## beta
Design mips_core, start of the top module:
module mips_core (
	input         clk,
	input         rst,
	output [31:0] imem_addr,
	input  [31:0] imem_rdata,
	output [31:0] dmem_addr,
	output [31:0] dmem_wdata,
	output [3:0]  dmem_wmask,
	output        dmem_we,
	input  [31:0] dmem_rdata,
	output        wb_en,
	output [4:0]  wb_reg,
	output [31:0] wb_data
);
export LEC_CHECK = 0
export CAP_MARGIN = 20
export CELL_PAD_IN_SITES_DETAIL_PLACEMENT = 0
export CORE_MARGIN = 2
export CORE_UTILIZATION = 51
export GPL_ROUTABILITY_DRIVEN = 1
export HOLD_SLACK_MARGIN = -0.04
export MIN_ROUTING_LAYER = met1
export SETUP_SLACK_MARGIN = 1.38
export SLEW_MARGIN = 25
create_clock -name core_clock -period 7.03 [get_ports {clk}]
run.sh (not shown) runs the stock make flow with config.mk's settings and CLKGATE_MAP_FILE=.
Flow for beta halted at global routing (5_1_grt), error code ODB-0269.
#### Input delta (alpha over beta)
- HOLD_SLACK_MARGIN changed from -0.04 to -0.07
- SETUP_SLACK_MARGIN changed from 1.38 to -0.07
- CTS_CLUSTER_SIZE newly set to 75
- CORE_UTILIZATION changed from 51 to 72
- PLACE_DENSITY newly set to 0.35
- the clock period (ns, I/O delays scaled along) changed from 7.03 to 4.22
==> results <==
- Overall die area improves in alpha relative to beta.
- alpha against beta; number of instances in the placed design is down by a few percent.
- Any difference in quantity of I/O buffers inserted on ports between alpha and beta is small enough to ignore.
- beta: aborted in global routing (5_1_grt) (tool error)
- alpha did not make it past clock tree synthesis (4_1_cts), where a tool error ended it.
- Diff beta..alpha | synthesized area divided by synthesized cell count | unchanged


== ember ==
Starting RTL as in the previous note.
clock: 6.56 ns
lec_check: 0
cap_margin: 20
core_margin: 2
core_utilization: 57
cts_cluster_diameter: 335
hold_slack_margin: -0.08
place_density: 0.6
setup_slack_margin: 1.2
slew_margin: 35
tns_end_percent: 50
The flow for ember finished, though final verification flagged negative setup slack.
## Diff of input files: zinc against ember
Settings: TNS_END_PERCENT no longer set, was 50; HOLD_SLACK_MARGIN no longer set, was -0.08; SETUP_SLACK_MARGIN now 0.2, was 1.2; CTS_CLUSTER_DIAMETER no longer set, was 335; CORE_UTILIZATION now 64, was 57; SLEW_MARGIN now 20, was 35; the clock period (ns, I/O delays scaled along) now 11.2, was 6.56.
Total of hold buffers inserted after clock tree synthesis came out exactly the same in ember and zinc.
From ember to zinc, synthesized flop and latch total did not move at all.
FAIL zinc @ global routing (5_1_grt): tool exited with error
Die width delta for zinc relative to ember: 5.6% lower
Comparing post-cts sizing count for ember and zinc, the smaller number came from zinc.
Compared zinc vs ember, and post-detailed-placement half-perimeter wirelength is down in zinc.
## Diff of input files: harbor against zinc
Settings: CORE_UTILIZATION: 64 -> 55; CTS_CLUSTER_SIZE: unset -> 100; the clock period (ns, I/O delays scaled along): 11.2 -> 6.56.
### Flow results
Every stage of harbor finished as expected; the final checks, on the other hand, flagged negative setup slack, which means the layout fails.
In the tables for harbor and zinc, placed wire-length estimate reads higher with harbor.
Delta (harbor minus zinc): number of placement rows increased by 7.8% relative to the old numbers; width of the die went up; area of the core higher; die size went up about 16%; height of the die has increased.
Of harbor and zinc, the run reporting the higher number of buffers added by the clock tree synthesis step was harbor.


mips_core again, from the RTL that the note above started with.
clock: 12.9 ns
lec_check: 0
abc_area: 0
cap_margin: 40
cell_pad_in_sites_detail_placement: 0
cell_pad_in_sites_global_placement: 3
core_margin: 3
core_utilization: 40
cts_cluster_diameter: 62
cts_cluster_size: 78
gpl_timing_driven: 0
max_routing_layer: met4
min_routing_layer: met2
slew_margin: 20
The baseline did not get past 5_1_grt.
Next try:
ABC_AREA = default   (was 0)
CAP_MARGIN = 20   (was 40)
CELL_PAD_IN_SITES_DETAIL_PLACEMENT = default   (was 0)
CELL_PAD_IN_SITES_GLOBAL_PLACEMENT = default   (was 3)
CORE_MARGIN = 2   (was 3)
CORE_UTILIZATION = 68   (was 40)
CTS_CLUSTER_DIAMETER = default   (was 62)
CTS_CLUSTER_SIZE = default   (was 78)
GPL_TIMING_DRIVEN = default   (was 0)
MAX_ROUTING_LAYER = default   (was met4)
MIN_ROUTING_LAYER = default   (was met2)
PLACE_DENSITY = 0.6   (was default)
SETUP_SLACK_MARGIN = 0.2   (was default)
clock period = 16.9 ns   (was 12.9 ns; I/O delays follow)
After rerunning: The changed run died in 5_1_grt with ODB-0269; die size falls by 41%; synthesized cell count stays the same; area after synthesis does not change.
Next try:
CAP_MARGIN = 0   (was 20)
CELL_PAD_IN_SITES_GLOBAL_PLACEMENT = 1   (was default)
CORE_UTILIZATION = 40   (was 68)
HOLD_SLACK_MARGIN = 0.02   (was default)
clock period = 12.0 ns   (was 16.9 ns; I/O delays follow)
The new run finished clean.
Synthesized cell count does not change.
Die size went up by 69%.
Area after synthesis stays the same.
Next try:
ABC_AREA = 1   (was default)
CAP_MARGIN = 5   (was 0)
CELL_PAD_IN_SITES_DETAIL_PLACEMENT = 2   (was default)
CELL_PAD_IN_SITES_GLOBAL_PLACEMENT = 3   (was 1)
GPL_TIMING_DRIVEN = 0   (was default)
HOLD_SLACK_MARGIN = default   (was 0.02)
PLACE_DENSITY = default   (was 0.6)
SETUP_SLACK_MARGIN = default   (was 0.2)
- This time the run aborted during 5_1_grt
- area after synthesis came out higher by 4.8%
- die size is higher by 4.7%
- synthesized cell count increases by about 64%


mips_core again, from the RTL that the note above started with.
make LEC_CHECK=0 ABC_AREA=0 CAP_MARGIN=40 CELL_PAD_IN_SITES_DETAIL_PLACEMENT=0 CELL_PAD_IN_SITES_GLOBAL_PLACEMENT=3 CORE_MARGIN=2 CORE_UTILIZATION=40 CTS_CLUSTER_SIZE=78 GPL_TIMING_DRIVEN=0 MAX_ROUTING_LAYER=met4 MIN_ROUTING_LAYER=met2 SLEW_MARGIN=20 finish   # period 12.9 ns
The starting point ended with an error in global routing.
Edit:
ABC_AREA = default   (was 0)
CAP_MARGIN = 20   (was 40)
CELL_PAD_IN_SITES_DETAIL_PLACEMENT = default   (was 0)
CELL_PAD_IN_SITES_GLOBAL_PLACEMENT = default   (was 3)
CORE_UTILIZATION = 68   (was 40)
CTS_CLUSTER_SIZE = 98   (was 78)
GPL_TIMING_DRIVEN = default   (was 0)
MAX_ROUTING_LAYER = default   (was met4)
MIN_ROUTING_LAYER = default   (was met2)
PLACE_DENSITY = 0.41   (was default)
SETUP_SLACK_MARGIN = 0.2   (was default)
clock period = 11.2 ns   (was 12.9 ns; I/O delays follow)
The changed run aborted during global routing; synthesized area is unchanged; die size came out lower by 41%; synthesized cell count stays the same.
Edit:
CORE_UTILIZATION = 55   (was 68)
CTS_CLUSTER_SIZE = default   (was 98)
PLACE_DENSITY = 0.6   (was 0.41)
TNS_END_PERCENT = 50   (was default)
clock period = 6.56 ns   (was 11.2 ns; I/O delays follow)
With this change the flow produced a layout that fails on setup timing.
Area after synthesis is unchanged.
Die area went up by 23%.
Synthesized cell count does not change.
